Setup of run 1:
==> flow/design.v <==
module alu (
    input               i_clk,
    input               i_rst_n,
    input               i_valid,
    input signed [11:0] i_data_a,
    input signed [11:0] i_data_b,
    input        [2:0]  i_inst,
    output              o_valid,
    output       [11:0] o_data,
    output              o_overflow
);
reg  [11:0] o_data_w, o_data_r;
reg         o_valid_w, o_valid_r;
reg         o_overflow_w, o_overflow_r;
reg  [19:0] data_old;
reg         overflow_old;
wire [12:0] data_add, data_sub, data_mean;
wire [23:0] data_mul;
wire [19:0] data_mul_round;
wire [20:0] data_mac;
wire [11:0] data_a_abs, data_b_abs;
assign o_valid = o_valid_r;
assign o_data = o_data_r;
assign o_overflow = o_overflow_r;
assign data_add = {i_data_a[11], i_data_a} + {i_data_b[11], i_data_b};
assign data_sub = {i_data_a[11], i_data_a} - {i_data_b[11], i_data_b};
assign data_mul = {{12{i_data_a[11]}}, i_data_a} * {{12{i_data_b[11]}}, i_data_b};
assign data_mul_round = {data_mul[23], data_mul[23:5]} + {19'd0, data_mul[4]};
assign data_mac = {data_mul_round[19], data_mul_round} + {data_old[19], data_old};
assign data_mean = data_add >> 1;
assign data_a_abs = i_data_a[11]? ~(i_data_a)+12'd1: i_data_a;
assign data_b_abs = i_data_b[11]? ~(i_data_b)+12'd1: i_data_b;
always@(*) begin
  o_data_w = 12'd0;
  o_valid_w = i_valid;
  o_overflow_w = 1'b0;
  case(i_inst)
    3'b000: begin  
      o_overflow_w = ^data_add[12:11];
      o_data_w = data_add[11:0];
    end
    3'b001: begin  
      o_overflow_w = ^data_sub[12:11];
      o_data_w = data_sub[11:0];
    end
    3'b010: begin  
      o_data_w = data_mul_round[11:0];
      o_overflow_w = ~(data_mul_round[19:11] == 9'b1_1111_1111 | data_mul_round[19:11] == 9'b0_0000_0000);
    end
    3'b011: begin  
      o_data_w = data_mac[11:0]; 
      o_overflow_w = ~(data_mac[20:11] == 10'b11_1111_1111 | data_mac[20:11] == 10'b00_0000_0000) | overflow_old;
    end
    3'b100: begin  
      o_data_w = ~(i_data_a ^ i_data_b);
    end
    3'b101: begin  
      o_data_w = ~i_data_a[11]? i_data_a: 12'd0;
    end
    3'b110: begin  
      o_data_w = data_mean[11:0];
    end
    3'b111: begin  
      o_data_w = (data_a_abs >= data_b_abs)? data_a_abs: data_b_abs;
    end
  endcase
end
always@(posedge i_clk or negedge i_rst_n) begin
  if(~i_rst_n) begin
    o_data_r <= 12'd0;
    o_overflow_r <= 1'b0;
    o_valid_r <= 1'b0;
  end 
  else begin
    o_data_r <= o_data_w;
    o_overflow_r <= o_overflow_w;
    o_valid_r <= o_valid_w;
  end
end
always@(posedge i_clk or negedge i_rst_n) begin
  if(~i_rst_n) begin
    data_old <= 20'd0;
    overflow_old <= 1'b0;
  end
  else if(i_valid) begin
    if(i_inst == 3'b011)begin
      data_old <= {{8{o_data_w[11]}}, o_data_w};
      overflow_old <= o_overflow_w;
    end
    else begin
      data_old <= 20'd0;
      overflow_old <= 1'b0;
    end
  end
end
endmodule
==> flow/config.mk <==
export PLATFORM = sky130hd
export DESIGN_NAME = alu
export DESIGN_NICKNAME = alu
export VERILOG_FILES = /design/flow/design.v
export SDC_FILE = /design/flow/constraint.sdc
export NUM_CORES = 4
export LEC_CHECK = 0
export CAP_MARGIN = 20
export CORE_MARGIN = 2
export CORE_UTILIZATION = 71
export CTS_CLUSTER_SIZE = 25
export PLACE_DENSITY_LB_ADDON = 0.24
export SETUP_SLACK_MARGIN = -0.49
export SLEW_MARGIN = 20
==> flow/constraint.sdc <==
create_clock -name core_clock -period 8.53 [get_ports {i_clk}]
set_input_delay 1.7060 -clock core_clock [delete_from_list [all_inputs] [get_ports {i_clk}]]
set_output_delay 1.7060 -clock core_clock [all_outputs]
set_load 0.01 [all_outputs]
run.sh (not shown) runs the stock make flow with config.mk's settings and CLKGATE_MAP_FILE=.
Seen in the log of run 1: GRT-0232 during global routing, after which the run never completed.
Changes in run 2 relative to run 1:
Settings: PLACE_DENSITY_LB_ADDON no longer set, was 0.24; CTS_CLUSTER_SIZE no longer set, was 25; ABC_AREA now 1, previously not set; SETUP_SLACK_MARGIN no longer set, was -0.49; CORE_UTILIZATION now 68, was 71; the clock period (ns, I/O delays scaled along) now 4.09, was 8.53.
### Flow results
Run 1 -> run 2: post-synth tally of flip-flops with integrated enable delta 0, exact match. Area after synthesis ended up about 8% higher on run 2 than on run 1. Run 2 never completed, since it errored out during clock tree synthesis. Comparing run 2 and run 1, the lower share of the core filled by cells before placement is on run 2. Diff run 1 -> run 2: sequential cell area fraction in the yosys report shrank by 0.48 points, average instance area after synthesis shrank by about 17%. Comparing the two runs side by side, run 2 comes out behind run 1 on HPWL after detailed placement.
Input-level comparison between run 3 and run 2:
Settings: changing CORE_UTILIZATION from 68 to 65; removing ABC_AREA (formerly 1); setting CTS_CLUSTER_DIAMETER to 50 for the first time; setting TNS_END_PERCENT to 5 for the first time; changing the clock period (ns, I/O delays scaled along) from 4.09 to 9.43.
### Flow results
Floorplan die height is higher on run 2. Of the runs run 3 and run 2, none of them finished clean. Run 2 terminated abnormally: clock tree synthesis reported DPL-0038. | total cell area reported by yosys after synthesis | lower: run 3 |. The top-level port count on run 3 is in line with that on run 2.
Here is what was changed in the inputs of run 4 compared with run 3.
Settings: CORE_UTILIZATION: 65 -> 72; CTS_CLUSTER_DIAMETER: 50 -> unset; ABC_AREA: unset -> 1; the clock period (ns, I/O delays scaled along): 9.43 -> 4.09.
## What came out
Run 4 terminated abnormally: clock tree synthesis reported DPL-0038.
Going from run 3 to run 4, the post-synthesis chip area from yosys was found to have gone up by about 8%.
Total die size: run 4 vs run 3 down 2.3%
Floorplan core density: run 4 vs run 3 up 8.0 points
Between run 3 and run 4, synthesized cell count increased.
Pre-CTS setup slack down 3700 ps in run 4 wrt run 3
Per the comparison of run 4 with run 3, share of synthesized cell area in full adder, half adder and majority cells moved down; total cells reported by yosys after synthesis climbed 30%.
What run 5 does differently from run 4 at the input level:
Settings: CORE_UTILIZATION now 68, was 72; ABC_AREA no longer set, was 1; TNS_END_PERCENT now 30, was 5; the clock period (ns, I/O delays scaled along) now 9.06, was 4.09.
--- outcome ---
Run 5 and run 4 ended up with nearly the same async set-reset flop share out of synthesis.
The total placed cells including tap cells of run 5 is lower than that of run 4.
Delta (run 5 minus run 4): die size shrank by 2.0%, synthesized cell count shrank by 392, die span in y shrank by 1.0%, compound-gate portion of the synthesized area grew by 5.4 points, multiplexer area fraction after synthesis grew by 1.4 points.
Seen in the log of run 4: DPL-0038 during clock tree synthesis, after which the run never completed.
From the logs: run 5 reached the end of the flow and failed the layout checks with negative setup slack.
Cell area after synthesis of run 5 falls short of that of run 4 by a little under 10%.
